==> build 26: inputs <==
==> flow/design.v (excerpt) <==
module division(input clk, input rst, input start, input [31:0] dividendo, divisor,
                output [31:0] cociente, residuo, output done);
Settings: LEC_CHECK=0, ABC_AREA=1, CAP_MARGIN=30, CORE_MARGIN=2, CORE_UTILIZATION=70, CTS_CLUSTER_DIAMETER=233, CTS_CLUSTER_SIZE=72, GPL_ROUTABILITY_DRIVEN=0, PLACE_DENSITY=0.78, SLEW_MARGIN=20; clock period 2.46 ns.
run.sh (not shown) runs the stock make flow with config.mk's settings and CLKGATE_MAP_FILE=.
==> build 3: changes against build 26 <==
Settings changed: ABC_AREA 1 to 0, CORE_UTILIZATION 70 to 72, CTS_CLUSTER_SIZE 72 to 15, GPL_ROUTABILITY_DRIVEN 0 to default, PLACE_DENSITY 0.78 to default, PLACE_DENSITY_LB_ADDON from default to 0.3.
==> flow/constraint.sdc (replaced) <==
create_clock -name core_clock -period 2.47 [get_ports {clk}]
set_input_delay 0.4940 -clock core_clock [delete_from_list [all_inputs] [get_ports {clk}]]
set_output_delay 0.4940 -clock core_clock [all_outputs]
set_load 0.01 [all_outputs]
==> trial 12: changes against build 26 <==
Settings changed: ABC_AREA 1 to default, CAP_MARGIN 30 to 20, CORE_UTILIZATION 70 to 66, CTS_CLUSTER_DIAMETER 233 to default, CTS_CLUSTER_SIZE 72 to default, GPL_ROUTABILITY_DRIVEN 0 to default, PLACE_DENSITY 0.78 to default, SETUP_SLACK_MARGIN from default to -0.19.
==> results_slide.txt <==
Implementation Results

Synth
  • Post-synth seq share: 61.3%

GRT
  • Met1 usage: 44.0%

Run
  • OpenROAD warning count: 63

Die
  • Die X: 97.1 µm

Hold path
  • Hold worst-path end: cocido[15]

Status
  • Outcome: failed layout checks
  • SO Viols: setup timing

Timing
  • Final WS setup: -0.382 ns
  • Final setup fails: 16

Power
  • Sequential Power Share: 45.2%
-- figures above: build 3

==> results_slide.txt <==
Implementation Results

Status
  • Outcome: no timing/DRC/antenna violations

Timing
  • Final WS setup: 0.116 ns
  • Final setup fails: 0
  • Slew Viols, Final: 0

Die
  • Die X: 105 µm

Power
  • Sequential Power Share: 45.1%

GRT
  • Grt total ovfl: 0
  • Met1 usage: 36.9%

Run
  • OpenROAD warning count: 61

Hold path
  • Hold depth: 0
  • Hold worst-path end: cocido[15]

CTS
  • Worst skew pair latency: 0.53 ns

Synth
  • Post-synth seq share: 54.0%
-- figures above: build 26

==> results_slide.txt <==
Implementation Results

Status
  • Outcome: failed layout checks
  • SO Viols: setup timing

Power
  • Sequential Power Share: 45.3%
  • Power Density: 710 nW/µm²

Die
  • Die X: 101 µm

CTS
  • Max clock buf depth: 2
  • Hold-fix buffers, CTS: 0

Timing
  • Final setup fails: 3
  • Final WS setup: -0.0346 ns

Run
  • OpenROAD warning count: 61

Setup path
  • CP Data Required Time: 2.71 ns

Synth
  • Post-synth seq share: 61.3%

Hold path
  • Hold worst-path end: cocido[14]
-- figures above: trial 12


==> run D <==
==> flow/design.v <==
module division(input clk, input rst, input start, input [31:0] dividendo, divisor,
                output [31:0] cociente, residuo, output done);
reg [31:0] shift_register;
reg [31:0] pre_divisor;
reg [31:0] cont;
reg idle;                       
reg done_r;                     
reg [15:0] resta, pre_cocido, res, cocido;
always @ (posedge clk) begin
  done_r <= 1'b0;
  if (rst) begin
    idle = 1'b1;
  end else if (idle) begin
    if (start) begin
      cont = 32'b0;
      shift_register = {8'b0, dividendo[15:0]};
      pre_cocido = 16'b0;
      pre_divisor = divisor;
      shift_register = shift_register << 1;
      cont = cont + 1'b1;
      idle = 1'b0;
    end
  end else begin
    if (cont < 5'd17) begin
      if (shift_register[31:16] < pre_divisor[15:0]) begin
        pre_cocido = pre_cocido << 1;
      end else begin
        resta = shift_register[31:16] - pre_divisor[15:0];
        pre_cocido = pre_cocido << 1;
        pre_cocido[0] = 1'b1;
        shift_register[31:16] = resta;
      end
      shift_register = shift_register << 1;
      cont = cont + 1'b1;
    end else begin
      cocido = pre_cocido;
      res = shift_register[31:16]>>1;
      idle = 1'b1;
      done_r <= 1'b1;
    end
  end
end
assign cociente = {16'b0, cocido};
assign residuo = {16'b0, res};
assign done = done_r;
endmodule
==> flow/run.sh <==
#!/bin/bash
# the make line also repeats each setting of config.mk as NAME=value (left out here)
make -C /OpenROAD-flow-scripts/flow DESIGN_CONFIG=/design/flow/config.mk WORK_HOME=/design/flow/orfs CLKGATE_MAP_FILE= finish
==> flow/config.mk <==
export PLATFORM = sky130hd
export DESIGN_NAME = division
export DESIGN_NICKNAME = division
export VERILOG_FILES = /design/flow/design.v
export SDC_FILE = /design/flow/constraint.sdc
export NUM_CORES = 4
export LEC_CHECK = 0
export CAP_MARGIN = 20
export CORE_MARGIN = 2
export CORE_UTILIZATION = 66
export PLACE_DENSITY = 0.6
export SLEW_MARGIN = 20
==> flow/constraint.sdc <==
create_clock -name core_clock -period 3.73 [get_ports {clk}]
set_input_delay 0.7460 -clock core_clock [delete_from_list [all_inputs] [get_ports {clk}]]
set_output_delay 0.7460 -clock core_clock [all_outputs]
set_load 0.01 [all_outputs]
==> inputs of run G, as changes to run D <==
Settings changed: CORE_UTILIZATION 66 to 40.
==> flow/constraint.sdc (replaced) <==
create_clock -name core_clock -period 10.0 [get_ports {clk}]
set_input_delay 2.0000 -clock core_clock [delete_from_list [all_inputs] [get_ports {clk}]]
set_output_delay 2.0000 -clock core_clock [all_outputs]
set_load 0.01 [all_outputs]
==> inputs of run R, as changes to run D <==
Settings changed: CORE_UTILIZATION 66 to 72.
==> flow/constraint.sdc (replaced) <==
create_clock -name core_clock -period 4.04 [get_ports {clk}]
set_input_delay 0.8080 -clock core_clock [delete_from_list [all_inputs] [get_ports {clk}]]
set_output_delay 0.8080 -clock core_clock [all_outputs]
set_load 0.01 [all_outputs]
==> results <==
In run G the combinational power is smaller than in run D, by about 60%. In flip-flop count, run D and run G do not differ. In synthesized cell count, run G and run R do not differ. Final area: run R is higher than run D (1.1%). Core utilization: run R > run D > run G. Sequential power: run D > run R > run G. Non-clock buffer count: run G < run R < run D. Register-to-register slack: run R < run D < run G. In run G the sequential share of layout area is lower than in run R, by 0.25 points. Against run G, the cell count of run D is smaller by about 10%.
Power is estimated from default activity; no workload was simulated.
